## oak
==> flow/design.v (excerpt) <==
module conv (
input [4:0] stride,
input  conv_enable, 
output reg [18:0] address1 , address2, write_address,
output reg end_reach, full_conv_end, dot_sum_end,
input clk,
input reset,
input [9:0] w1 ,h1,w2,h2,
output reg [9:0] width, height
  );
reg [9:0] H1_index_outer , V1_index_outer ;
reg [5:0]	v1_index_inner , h1_index_inner ;
reg dot_sum_start ;
always @ (posedge clk) begin	 
		if (reset) begin
			H1_index_outer = 0;
			V1_index_outer = 0;
			v1_index_inner = 0;
			h1_index_inner = 0;
			address1 = 0;
			address2 = 0;
			write_address = 0;
			end_reach = 0;
			dot_sum_end = 0;
			dot_sum_start = 1;
			full_conv_end = 0;
			width = 0;
			height = 0;
		end
		else if (conv_enable) begin
				if (dot_sum_start) begin
						v1_index_inner = 0;
						h1_index_inner = 0;
						dot_sum_start = 0;
						dot_sum_end =0;
				end	
				if (!full_conv_end) begin
					address1 = address1 + 2'b01;
					h1_index_inner = h1_index_inner + 2'b01 ;
					if (h1_index_inner == w2) begin			 
  ...
Size: about 2900 cells after synthesis, about 24000 µm² of cells after synthesis.
clock: 16.8 ns
lec_check: 0
cap_margin: 0
cell_pad_in_sites_detail_placement: 1
cell_pad_in_sites_global_placement: 1
core_aspect_ratio: 0.5
core_margin: 2
core_utilization: 36
cts_cluster_diameter: 192
cts_cluster_size: 59
place_density_lb_addon: 0.11
slew_margin: 20
run.sh (not shown) runs the stock make flow with config.mk's settings and CLKGATE_MAP_FILE=.
oak: PASS, flow complete, no timing, DRC or antenna violations
Changes in pine relative to oak:
Settings: clearing CELL_PAD_IN_SITES_DETAIL_PLACEMENT, which used to be 1; swapping 1 for 0 in CELL_PAD_IN_SITES_GLOBAL_PLACEMENT; clearing PLACE_DENSITY_LB_ADDON, which used to be 0.11; putting SETUP_SLACK_MARGIN at 3.23 where nothing was set; swapping 0.5 for 0.73 in CORE_ASPECT_RATIO; swapping 36 for 57 in CORE_UTILIZATION; swapping 16.8 for 11.4 in the clock period (ns, I/O delays scaled along).
Findings:
Measured against each other, pine and oak differ in met1 usage in global routing, the higher figure coming from pine.
Cmp pine vs oak: count of plain and timing-repair buffers in the layout higher in pine
[compare] base=oak new=pine: number of cell instances on the worst register-to-register path climbed 4; worst path required time dropped 5.40 ns.
oak ended up with o21ai_0 as its slowest library cell on the worst path; pine ended up with fa_2.
### pine -> birch
Settings: removing CELL_PAD_IN_SITES_GLOBAL_PLACEMENT (formerly 0); removing CORE_ASPECT_RATIO (formerly 0.73); changing CAP_MARGIN from 0 to 20; removing CTS_CLUSTER_DIAMETER (formerly 192); removing SETUP_SLACK_MARGIN (formerly 3.23); changing CORE_UTILIZATION from 57 to 58; removing CTS_CLUSTER_SIZE (formerly 59); changing the clock period (ns, I/O delays scaled along) from 11.4 to 8.79.
Results
Final checks on birch, whose flow otherwise completed, came back failing, citing setup timing.
Side by side, routed via count divided by cell count turned out lower in birch than in pine.
HPWL reported at the end of detailed placement for birch is higher than for pine.
Diff pine -> birch: multi-input combinational cell area down 480 µm², final hold slack down 0.0037 ns.
Going from pine to birch, global-route usage grows by 1.4 points.
Taking pine as the reference, in birch minimum setup slack in the final design shrank by 2.19 ns; multi-input logic portion of the cell area shrank by 5.0 points; non-clock buffer count grew by 79%; number of nets in the layout grew by 7.3%; via count grew by about 4%.
Of pine and birch, the run reporting the higher post-detailed-route wirelength per cell was pine.
Changes in maple relative to birch:
Settings: swapping 58 for 40 in CORE_UTILIZATION; swapping 8.79 for 11.0 in the clock period (ns, I/O delays scaled along).
Of birch and maple, only maple finishes the flow clean. The combinational power reported for maple is smaller than that of birch by 42%. Diff birch -> maple | final net count | down by a little under 10%. Looking at source of the critical timing path, the w2[5] result is from birch; the stride[1] one comes from maple. [maple] overall power after layout fell 38% relative to birch.
### maple -> cedar
Settings: CORE_UTILIZATION now 58, was 40; the clock period (ns, I/O delays scaled along) now 5.9, was 11.0.
Results
To summarise cedar: no stage aborted, but the layout did not pass its checks, failing on setup timing.
For cedar, the capture point of the critical path was height[3], unlike maple, where it was height[6].
On power, cedar does worse than maple.
cedar vs. maple: sequential cell fraction of total power -3.8 points; cell depth of the worst setup path +about 40%.
Taking maple as the reference, in cedar count of vias placed by the detailed router picked up an extra 3254, combinational power picked up an extra 180%.

---

Setup of v53:
The RTL this note starts from:
==> flow/design.v <==
`timescale 1ns / 1ps
module conv (
input [4:0] stride,
input  conv_enable, 
output reg [18:0] address1 , address2, write_address,
output reg end_reach, full_conv_end, dot_sum_end,
input clk,
input reset,
input [9:0] w1 ,h1,w2,h2,
output reg [9:0] width, height
  );
reg [9:0] H1_index_outer , V1_index_outer ;
reg [5:0]	v1_index_inner , h1_index_inner ;
reg dot_sum_start ;
always @ (posedge clk) begin	 
		if (reset) begin
			H1_index_outer = 0;
			V1_index_outer = 0;
			v1_index_inner = 0;
			h1_index_inner = 0;
			address1 = 0;
			address2 = 0;
			write_address = 0;
			end_reach = 0;
			dot_sum_end = 0;
			dot_sum_start = 1;
			full_conv_end = 0;
			width = 0;
			height = 0;
		end
		else if (conv_enable) begin
				if (dot_sum_start) begin
						v1_index_inner = 0;
						h1_index_inner = 0;
						dot_sum_start = 0;
						dot_sum_end =0;
				end	
				if (!full_conv_end) begin
					address1 = address1 + 2'b01;
					h1_index_inner = h1_index_inner + 2'b01 ;
					if (h1_index_inner == w2) begin			 
						v1_index_inner = v1_index_inner + 1;
						h1_index_inner = 6'b0;								
						address1 = (v1_index_inner + V1_index_outer )* w1 + H1_index_outer;
					end	
					if (v1_index_inner == h2) begin			 
						H1_index_outer = H1_index_outer + stride;
						address1 = V1_index_outer * w1 + H1_index_outer ;
						dot_sum_start = 1;
						dot_sum_end =1;
						v1_index_inner = 6'b0;
					end
					if ((H1_index_outer + w2) > w1	) begin		 
						width = H1_index_outer;
						dot_sum_start = 1;
						V1_index_outer = V1_index_outer + stride;
						H1_index_outer = 10'b0000000000;
						address1 = V1_index_outer * w1;
					end
					if (address1 == h1*w1 ) 		full_conv_end = 1;		 
					if ((address1 + 1) == h1*w1 ) 		height = V1_index_outer + 1;
					address2 = v1_index_inner*w2 + h1_index_inner;
					if (dot_sum_start)	write_address	= write_address + 1;
				end
		end
    end
endmodule 
==> flow/config.mk <==
export PLATFORM = sky130hd
export DESIGN_NAME = conv
export DESIGN_NICKNAME = conv
export VERILOG_FILES = /design/flow/design.v
export SDC_FILE = /design/flow/constraint.sdc
export NUM_CORES = 4
export LEC_CHECK = 0
export ABC_AREA = 1
export CAP_MARGIN = 20
export CORE_ASPECT_RATIO = 0.5
export CORE_MARGIN = 2
export CORE_UTILIZATION = 72
export CTS_CLUSTER_DIAMETER = 294
export CTS_CLUSTER_SIZE = 97
export PLACE_DENSITY = 0.42
export SLEW_MARGIN = 20
export TNS_END_PERCENT = 5
==> flow/constraint.sdc <==
create_clock -name core_clock -period 6.1 [get_ports {clk}]
set_input_delay 1.2200 -clock core_clock [delete_from_list [all_inputs] [get_ports {clk}]]
set_output_delay 1.2200 -clock core_clock [all_outputs]
set_load 0.01 [all_outputs]
FAIL v53 @ global routing: tool exited with error
Input-level comparison between v59 and v53:
- CORE_ASPECT_RATIO removed (was 0.5)
- ABC_AREA removed (was 1)
- TNS_END_PERCENT changed from 5 to 30
The log for v59 ends in clock tree synthesis with error DPL-0033, so the run never completed. NOTE number of cells after detailed placement v53->v59 decreased by more than 10%. v59 — synthesized cell count about 17% lower, v53 as reference. v53 → v59: yosys cell count went down; area figure in the yosys stat output dropped 560 um2; parity-gate share of the synthesized area counting xor and xnor cells picked up an extra 3.0 points; post-synth design cell area fell by about 2.3%. Changes observed in v59 relative to v53: die area shrank by 2.5%; HPWL after detailed placement moved down.
Setup changes, v59 to v12
- TNS_END_PERCENT removed (was 30)
- CTS_CLUSTER_DIAMETER removed (was 294)
- CTS_CLUSTER_SIZE removed (was 97)
- PLACE_DENSITY removed (was 0.42)
- CORE_UTILIZATION changed from 72 to 40
- the clock period (ns, I/O delays scaled along) changed from 6.1 to 5.94
Notes after the runs:
Between v59 and v12, the difference in number of synthesized register bits is negligible. v59 has a lower floorplan row count than v12. From v59 to v12, post-synthesis compound-gate area fraction did not move at all. Between v59 and v12, detailed-placement wirelength estimate is lower for v12, v59 comes in above that. v12 against v59: chip area now sits higher, post-place instance area went up 730 um2, number of placed cells counting well taps climbed 361. [compare] base=v59 new=v12: global placer's final weighted congestion decreased about 12%. [flow] v12 | stages: complete | final checks: fail | reason: setup timing. Comparing v59 and v12, the higher effective utilization at floorplan was measured on v59.
Setup changes, v12 to v46
- ABC_AREA newly set to 0
- HOLD_SLACK_MARGIN newly set to -0.04
- GPL_ROUTABILITY_DRIVEN newly set to 0
- CORE_ASPECT_RATIO newly set to 1.22
- CTS_CLUSTER_DIAMETER newly set to 95
- CORE_MARGIN changed from 2 to 10
- TNS_END_PERCENT newly set to 55
- CTS_CLUSTER_SIZE newly set to 34
## What came out
No crash in v46: every stage finished, but the layout fails its final checks due to setup timing. In v46 the buffers plus inverters on the worst setup path turned out 1 higher than in v12. From v12 to v46 the numbers moved as follows: time the worst path needs with I/O delays and setup went down by 0.0074 ns; met3 layer wire length in the routed design went up by about 33%. v46 vs v12, starting density of the core went up by 0.21 points. Cell internal power dissipation: v46 worse than v12.
> inputs changed (v46 -> v5)
- CTS_CLUSTER_SIZE no longer set, was 34
- GPL_ROUTABILITY_DRIVEN no longer set, was 0
- CORE_MARGIN now 2, was 10
- TNS_END_PERCENT no longer set, was 55
- CORE_ASPECT_RATIO no longer set, was 1.22
- HOLD_SLACK_MARGIN no longer set, was -0.04
- CTS_CLUSTER_DIAMETER no longer set, was 95
- ABC_AREA no longer set, was 0
- CORE_UTILIZATION now 65, was 40
- MAX_ROUTING_LAYER now met4, previously not set
- the clock period (ns, I/O delays scaled along) now 8.8, was 5.94
[summary]
- The flow for v5 finished, though final verification flagged setup timing.
- Setup slack was higher in the run labelled v5.
- Going from v46 to v5, length of the first detailed-routing pass in iterations moved up; logic depth of the worst path, buffers included moved down.
- Total of fill cells in the finished design was lower in the run labelled v5.
- v5 gives more share of power burned in registers than v46 did.
- Number of non-clock buffers was higher in the run labelled v46.
- Between v46 and v5, the slew at the pin closest to its max-slew limit is lower for v46.
- Compared with v46, in v5 count of clock buffers in the final design up 1; area share of and/or/nand/nor cells after synthesis flat.
- Wire: v5 routes less than v46
No activity file was given, so power comes from the tool's default toggle rates.
